==> v31 <==
Design lcd_driver_top, start of the top module:
module lcd_driver_top (
    input  wire clk,
    input  wire rst_n,
    output wire lcd_resetn,
    output wire lcd_cs,
    output wire lcd_dc,
    output wire lcd_sclk,
    output wire lcd_sda
);
wire ds_fifo_write_valid;
wire [8:0] ds_fifo_write_data;
wire ds_fifo_write_ready;
wire fifo_serial_read_valid;
wire [8:0] fifo_serial_read_data;
wire fifo_serial_read_ready;
data_source data_source_inst (
    .clk(clk),
    .rst_n(rst_n),
    .fifo_write_valid(ds_fifo_write_valid),
    .fifo_write_data(ds_fifo_write_data),
    .fifo_write_ready(ds_fifo_write_ready),
    .lcd_resetn(lcd_resetn)
);
fifo #(
    .DEPTH(16),
    .WIDTH(9)
) fifo_inst (
    .clk(clk),
    .rst_n(rst_n),
    .read_ready(fifo_serial_read_ready),
    .read_valid(fifo_serial_read_valid),
    .read_data(fifo_serial_read_data),
    .write_ready(ds_fifo_write_ready),
    .write_valid(ds_fifo_write_valid),
    .write_data(ds_fifo_write_data)
);
serializer serializer_inst (
    .clk(clk),
    .rst_n(rst_n),
    .fifo_valid(fifo_serial_read_valid),
    .fifo_data(fifo_serial_read_data),
    .fifo_read_ready(fifo_serial_read_ready),
    .CS(lcd_cs),
    .SCLK(lcd_sclk),
    .D_C(lcd_dc),
    .SDA(lcd_sda)
);
endmodule
clock: 10.0 ns
lec_check: 0
abc_area: 1
cap_margin: 20
cell_pad_in_sites_global_placement: 2
core_aspect_ratio: 0.75
core_margin: 6
core_utilization: 52
cts_cluster_size: 38
gpl_routability_driven: 0
hold_slack_margin: 0.12
max_routing_layer: met4
min_routing_layer: met2
place_density: 0.81
setup_slack_margin: -0.72
slew_margin: 35
tns_end_percent: 65
run.sh (not shown) runs the stock make flow with config.mk's settings and CLKGATE_MAP_FILE=.
==> inputs of v3, as changes to v31 <==
==> flow/config.mk (replaced) <==
export PLATFORM = sky130hd
export DESIGN_NAME = lcd_driver_top
export DESIGN_NICKNAME = lcd_driver_top
export VERILOG_FILES = /design/flow/design.v
export SDC_FILE = /design/flow/constraint.sdc
export NUM_CORES = 4
export LEC_CHECK = 0
export ABC_AREA = 1
export CAP_MARGIN = 20
export CORE_MARGIN = 2
export CORE_UTILIZATION = 72
export CTS_CLUSTER_SIZE = 32
export PLACE_DENSITY_LB_ADDON = 0.27
export SLEW_MARGIN = 20
==> flow/constraint.sdc (replaced) <==
create_clock -name core_clock -period 2.1 [get_ports {clk}]
set_input_delay 0.4200 -clock core_clock [delete_from_list [all_inputs] [get_ports {clk}]]
set_output_delay 0.4200 -clock core_clock [all_outputs]
set_load 0.01 [all_outputs]
==> inputs of v32, as changes to v31 <==
==> flow/config.mk (replaced) <==
export PLATFORM = sky130hd
export DESIGN_NAME = lcd_driver_top
export DESIGN_NICKNAME = lcd_driver_top
export VERILOG_FILES = /design/flow/design.v
export SDC_FILE = /design/flow/constraint.sdc
export NUM_CORES = 4
export LEC_CHECK = 0
export CAP_MARGIN = 20
export CORE_MARGIN = 2
export CORE_UTILIZATION = 40
export MAX_ROUTING_LAYER = met4
export MIN_ROUTING_LAYER = met2
export PLACE_DENSITY_LB_ADDON = 0.08
export SLEW_MARGIN = 20
==> results <==
v31 died in global placement without I/O (3_1_place_gp_skip_io). v3 aborted during global routing (5_1_grt) on GRT-0232. v32 completed without violations.
In synthesized area, v31 and v3 do not differ.
In synthesized cell count, v31 and v3 do not differ.
Die size, highest first: v32, v31, v3.
==> figures <==
                                                                      v3                                                  v31             v32
Maximum buffer depth of the clock tree                                 3                                                    -               3
Placed instance area                                           15300 um2                                                    -       14300 um2
Dominant cell area share                                           0.450                                                0.450           0.466
Sequential-to-total area share from yosys stat                     0.456                                                0.456           0.472
Adder Share, Synth                                                0.0234                                               0.0234          0.0242
AND-OR/OR-AND Cells, Area Fraction                                 0.102                                                0.102           0.159
Yosys synthesis chip area                                      14400 um2                                            14400 um2       14000 um2
Post-cts hold buffer count                                             1                                                    -               0
Die height                                                        146 um                                               156 um          191 um
DPL Wire Length                                                  27.8 mm                                                    -         24.2 mm
Floorplan utilization                                              0.737                                                0.532           0.405
Simple Share, Synth                                                0.334                                                0.334           0.147
Netlist area before placement                                  14400 um2                                            14400 um2       14000 um2
Net Count, Synth                                                    1975                                                 1975            1330
Result of the run                                 stopped before the end                               stopped before the end  finished clean
Stage where the flow stopped                    global routing (5_1_grt)  global placement without I/O (3_1_place_gp_skip_io)               -
Die outline area                                               21200 um2                                            32000 um2       36400 um2
PortBufs                                                               6                                                    -               6
Area of the core region                                        19600 um2                                            27100 um2       34500 um2
Count of standard-cell rows                                           51                                                   52              68
Pre-CTS setup slack                                            -0.581 ns                                                    -         6.12 ns
Yosys xor share                                                   0.0206                                               0.0206          0.0255
Number of cells produced by synthesis                               1946                                                 1946            1301
